==> job 8993 <==
==> flow/design.v (excerpt) <==
module alu_top (
    input             clk,
    input      [15:0] a,
    input      [15:0] b,
    input      [2:0]  opcode,
    input      [1:0]  mode,
    output reg [31:0] result,
    output reg        eq
);
    reg [15:0] a_q;
    reg [15:0] b_q;
    reg [2:0]  opcode_q;
    reg [1:0]  mode_q;
    wire [31:0] alu_out;
    wire        alu_eq;
    ALU u_alu (.a(a_q), .b(b_q), .opcode(opcode_q), .mode(mode_q),
               .outALU(alu_out), .eq(alu_eq));
    always @(posedge clk) begin
        a_q      <= a;
        b_q      <= b;
        opcode_q <= opcode;
        mode_q   <= mode;
        result   <= alu_out;
        eq       <= alu_eq;
    end
endmodule
clock: 73.8 ns
lec_check: 0
abc_area: 0
cap_margin: 15
core_margin: 2
core_utilization: 72
cts_cluster_diameter: 339
cts_cluster_size: 33
max_routing_layer: met4
setup_slack_margin: 0.66
slew_margin: 20
tns_end_percent: 5
run.sh (not shown) runs the stock make flow with config.mk's settings and CLKGATE_MAP_FILE=.
==> inputs of job 5138, as changes to job 8993 <==
==> flow/config.mk (replaced) <==
export PLATFORM = sky130hd
export DESIGN_NAME = alu_top
export DESIGN_NICKNAME = alu_top
export VERILOG_FILES = /design/flow/design.v
export SDC_FILE = /design/flow/constraint.sdc
export NUM_CORES = 4
export LEC_CHECK = 0
export CAP_MARGIN = 20
export CORE_MARGIN = 2
export CORE_UTILIZATION = 72
export CTS_CLUSTER_DIAMETER = 363
export CTS_CLUSTER_SIZE = 41
export MAX_ROUTING_LAYER = met4
export SLEW_MARGIN = 20
==> flow/constraint.sdc (replaced) <==
create_clock -name core_clock -period 83.8 [get_ports {clk}]
set_input_delay 16.7600 -clock core_clock [delete_from_list [all_inputs] [get_ports {clk}]]
set_output_delay 16.7600 -clock core_clock [all_outputs]
set_load 0.01 [all_outputs]
==> inputs of job 5200, as changes to job 8993 <==
==> flow/config.mk (replaced) <==
export PLATFORM = sky130hd
export DESIGN_NAME = alu_top
export DESIGN_NICKNAME = alu_top
export VERILOG_FILES = /design/flow/design.v
export SDC_FILE = /design/flow/constraint.sdc
export NUM_CORES = 4
export LEC_CHECK = 0
export CAP_MARGIN = 20
export CELL_PAD_IN_SITES_DETAIL_PLACEMENT = 2
export CORE_MARGIN = 2
export CORE_UTILIZATION = 40
export SETUP_SLACK_MARGIN = 5.0
export SLEW_MARGIN = 20
export TNS_END_PERCENT = 45
==> flow/constraint.sdc (replaced) <==
create_clock -name core_clock -period 90.0 [get_ports {clk}]
set_input_delay 18.0000 -clock core_clock [delete_from_list [all_inputs] [get_ports {clk}]]
set_output_delay 18.0000 -clock core_clock [all_outputs]
set_load 0.01 [all_outputs]
==> summary of the runs <==
- In synthesized cell count, job 8993 and job 5200 do not differ.
- In area after synthesis, job 8993 and job 5200 do not differ.
- In job 5138 the die size is lower than in job 5200, by 44%.
- Job 5138 never finished: it broke off in global routing (5_1_grt) with ODB-0269. Job 5200 failed in clock tree synthesis (4_1_cts) on DPL-0033. Job 8993 failed in clock tree synthesis (4_1_cts) on DPL-0038.
==> figures <==
Mean Syn Cell Area: job 8993 7.40 um2; job 5138 7.40 um2; job 5200 7.40 um2
Run status: job 8993 stopped before the end; job 5138 stopped before the end; job 5200 stopped before the end
Stage where the flow stopped: job 8993 clock tree synthesis (4_1_cts); job 5138 global routing (5_1_grt); job 5200 clock tree synthesis (4_1_cts)
Leading cell type by number of instances after synthesis: job 8993 sky130_fd_sc_hd__ha_1; job 5138 sky130_fd_sc_hd__ha_1; job 5200 sky130_fd_sc_hd__ha_1
Core footprint: job 8993 50,200 um2; job 5138 50,200 um2; job 5200 90,400 um2
Routability cong.: job 8993 1.18; job 5138 1.18; job 5200 1.01
Die boundary width: job 8993 229 um; job 5138 229 um; job 5200 307 um
DIE AREA: job 8993 52,700 um2; job 5138 52,700 um2; job 5200 94,000 um2
Multiplexer share: job 8993 4.36%; job 5138 4.36%; job 5200 4.36%
Post-placement worst setup slack: job 8993 -13,620 ps; job 5138 -3570 ps; job 5200 -9900 ps
Placed wire-length estimate after detailed placement: job 8993 146,000 um; job 5138 100,000 um; job 5200 178,000 um
Mapped Cells: job 8993 4,948; job 5138 4,948; job 5200 4,948
Effective utilization at floorplan: job 8993 73.0%; job 5138 73.0%; job 5200 40.5%
Share of Yosys cell area claimed by the top area cell type: job 8993 20.2%; job 5138 20.2%; job 5200 20.2%
Placed cell area: job 8993 48,700 um2; job 5138 41,400 um2; job 5200 41,400 um2
Die outline height: job 8993 229 um; job 5138 229 um; job 5200 307 um
Site row count: job 8993 82; job 5138 82; job 5200 110
Placed Cells incl. Taps: job 8993 6,865; job 5138 5,898; job 5200 6,317

---

==> v12 <==
==> flow/design.v <==
module alu_top (
    input             clk,
    input      [15:0] a,
    input      [15:0] b,
    input      [2:0]  opcode,
    input      [1:0]  mode,
    output reg [31:0] result,
    output reg        eq
);
    reg [15:0] a_q;
    reg [15:0] b_q;
    reg [2:0]  opcode_q;
    reg [1:0]  mode_q;
    wire [31:0] alu_out;
    wire        alu_eq;
    ALU u_alu (.a(a_q), .b(b_q), .opcode(opcode_q), .mode(mode_q),
               .outALU(alu_out), .eq(alu_eq));
    always @(posedge clk) begin
        a_q      <= a;
        b_q      <= b;
        opcode_q <= opcode;
        mode_q   <= mode;
        result   <= alu_out;
        eq       <= alu_eq;
    end
endmodule

`timescale 1ns / 1ps
module logic_unit(a,b,opcode,outlu,eq);
input [15:0] a;
input [15:0] b;
input [2:0] opcode;
output [31:0] outlu;
output eq;
reg [31:0] outlu;
reg eq;
always@(a,b,opcode)
begin
	case(opcode)
	3'b000: outlu = {16'h0000, (a & b)};
	3'b001: outlu = {16'h0000, (a | b)};
	3'b010: outlu = {16'h0000, (a ^ b)};
	3'b011: outlu = {16'h0000, (~ a)};	
	default outlu = 32'h00000000;
	endcase
end
always@(a,b)
begin
	if( a == b) begin
	eq = 1;
	end
	else begin
	eq = 0;
	end
end
endmodule
`timescale 1ns / 1ps
module arith(a,b,opcode,outau);
input [15:0] a;
input [15:0] b;
input [2:0] opcode;
output [31:0] outau;
reg [31:0] outau;
always@(a,b,opcode)
begin
	case(opcode)
	3'b000: outau = {16'h0000, a + b};
	3'b001: outau = a * b;
	3'b010: if (a > b) begin
		outau = a - b;
		end
		else begin
		outau = b - a;
		end
	3'b011: if (a > b) begin
		outau = (b == 16'h0000) ? 32'hFFFFFFFF : a / b;
		end
		else begin
		outau = (a == 16'h0000) ? 32'hFFFFFFFF : b / a;
		end
	3'b100: outau = a + 1;
	3'b101: outau = a - 1;
	default outau = 32'h00000000;
	endcase
end
endmodule
`timescale 1ns / 1ps
module crypto(a,opcode,outcu);
input [15:0] a;
input [2:0] opcode;
output reg [31:0] outcu;
integer i;
always@(a,opcode)
begin
	outcu = 32'h00000000;
	case(opcode)
    3'b000: outcu = (a>>1) ^ a;
    3'b001: begin
        for (i=0; i<16; i=i+1) begin
        outcu[i] = ^(a>>i);  
    end
    end
	default outcu = 32'h00000000;
	endcase
end   
endmodule
`timescale 1ns / 1ps
module ALU( a, b, opcode, mode, outALU, eq);
input [15:0] a;
input [15:0] b;
input [2:0] opcode;
input [1:0] mode;
output [31:0] outALU;
output  eq;
reg [31:0] outALU;
reg eq;
wire [31:0] outau;
wire [31:0] outlu;
wire [31:0] outcu;
wire teq;
arith a1 (.a(a), .b(b), .opcode(opcode), .outau(outau));
logic_unit l1 (.a(a), .b(b), .opcode(opcode), .outlu(outlu), .eq(teq));
crypto d1 (.a(a),.opcode(opcode), .outcu(outcu));
always@(*)
begin
	if(mode == 2'b00) begin
	outALU = outlu;
	end
	else if (mode == 2'b01) begin
	outALU = outau;
	end
	else if (mode == 2'b10) begin
	outALU = outcu;
	end
	else begin
	outALU = 32'h00000000;
	end
	eq = teq;
end
endmodule
==> flow/run.sh <==
#!/bin/bash
# the make line also repeats each setting of config.mk as NAME=value (left out here)
make -C /OpenROAD-flow-scripts/flow DESIGN_CONFIG=/design/flow/config.mk WORK_HOME=/design/flow/orfs CLKGATE_MAP_FILE= finish
==> flow/config.mk <==
export PLATFORM = sky130hd
export DESIGN_NAME = alu_top
export DESIGN_NICKNAME = alu_top
export VERILOG_FILES = /design/flow/design.v
export SDC_FILE = /design/flow/constraint.sdc
export NUM_CORES = 4
export LEC_CHECK = 0
export ABC_AREA = 0
export CAP_MARGIN = 15
export CORE_MARGIN = 4
export CORE_UTILIZATION = 23
export CTS_CLUSTER_DIAMETER = 172
export SETUP_SLACK_MARGIN = 0.66
export SLEW_MARGIN = 20
export TNS_END_PERCENT = 85
==> flow/constraint.sdc <==
create_clock -name core_clock -period 50.3 [get_ports {clk}]
set_input_delay 10.0600 -clock core_clock [delete_from_list [all_inputs] [get_ports {clk}]]
set_output_delay 10.0600 -clock core_clock [all_outputs]
set_load 0.01 [all_outputs]
==> v15: changes against v12 <==
CORE_MARGIN = 2   (was 4)
CORE_UTILIZATION = 72   (was 23)
CTS_CLUSTER_DIAMETER = 339   (was 172)
CTS_CLUSTER_SIZE = 32   (was not set)
MAX_ROUTING_LAYER = met4   (was not set)
TNS_END_PERCENT = 5   (was 85)
==> flow/constraint.sdc (replaced) <==
create_clock -name core_clock -period 73.8 [get_ports {clk}]
set_input_delay 14.7600 -clock core_clock [delete_from_list [all_inputs] [get_ports {clk}]]
set_output_delay 14.7600 -clock core_clock [all_outputs]
set_load 0.01 [all_outputs]
==> flow_metrics.env <==
# implementation run metrics
export IMPL_min_path_type="reg2reg"
export IMPL_fin_ws_ns=-31.21
export IMPL_status="finished with violations"
export IMPL_setup_viol=9
export IMPL_checkFailReasons="negative setup slack"
export IMPL_relSlewSlack_pct=23.6
Source of the figures above: v12

==> flow_metrics.env <==
# yosys + openroad results
export IMPL_core_rowCount=82
export IMPL_ys_sh_simple_pct=21.7
export IMPL_stop_stage="clock tree synthesis"
export IMPL_synthTopCellsByCount="ha_1 (592), nand2_1 (527), nor2_1 (500), inv_1 (352), a21oi_1 (308)"
export IMPL_status="aborted with a tool error"
export IMPL_synth_avg_cell_area_um2=7.40
export IMPL_placed_cells=6865
export IMPL_tool_error="[ERROR DPL-0038] Utilization greater than 100%, impossible to legalize"
Source of the figures above: v15

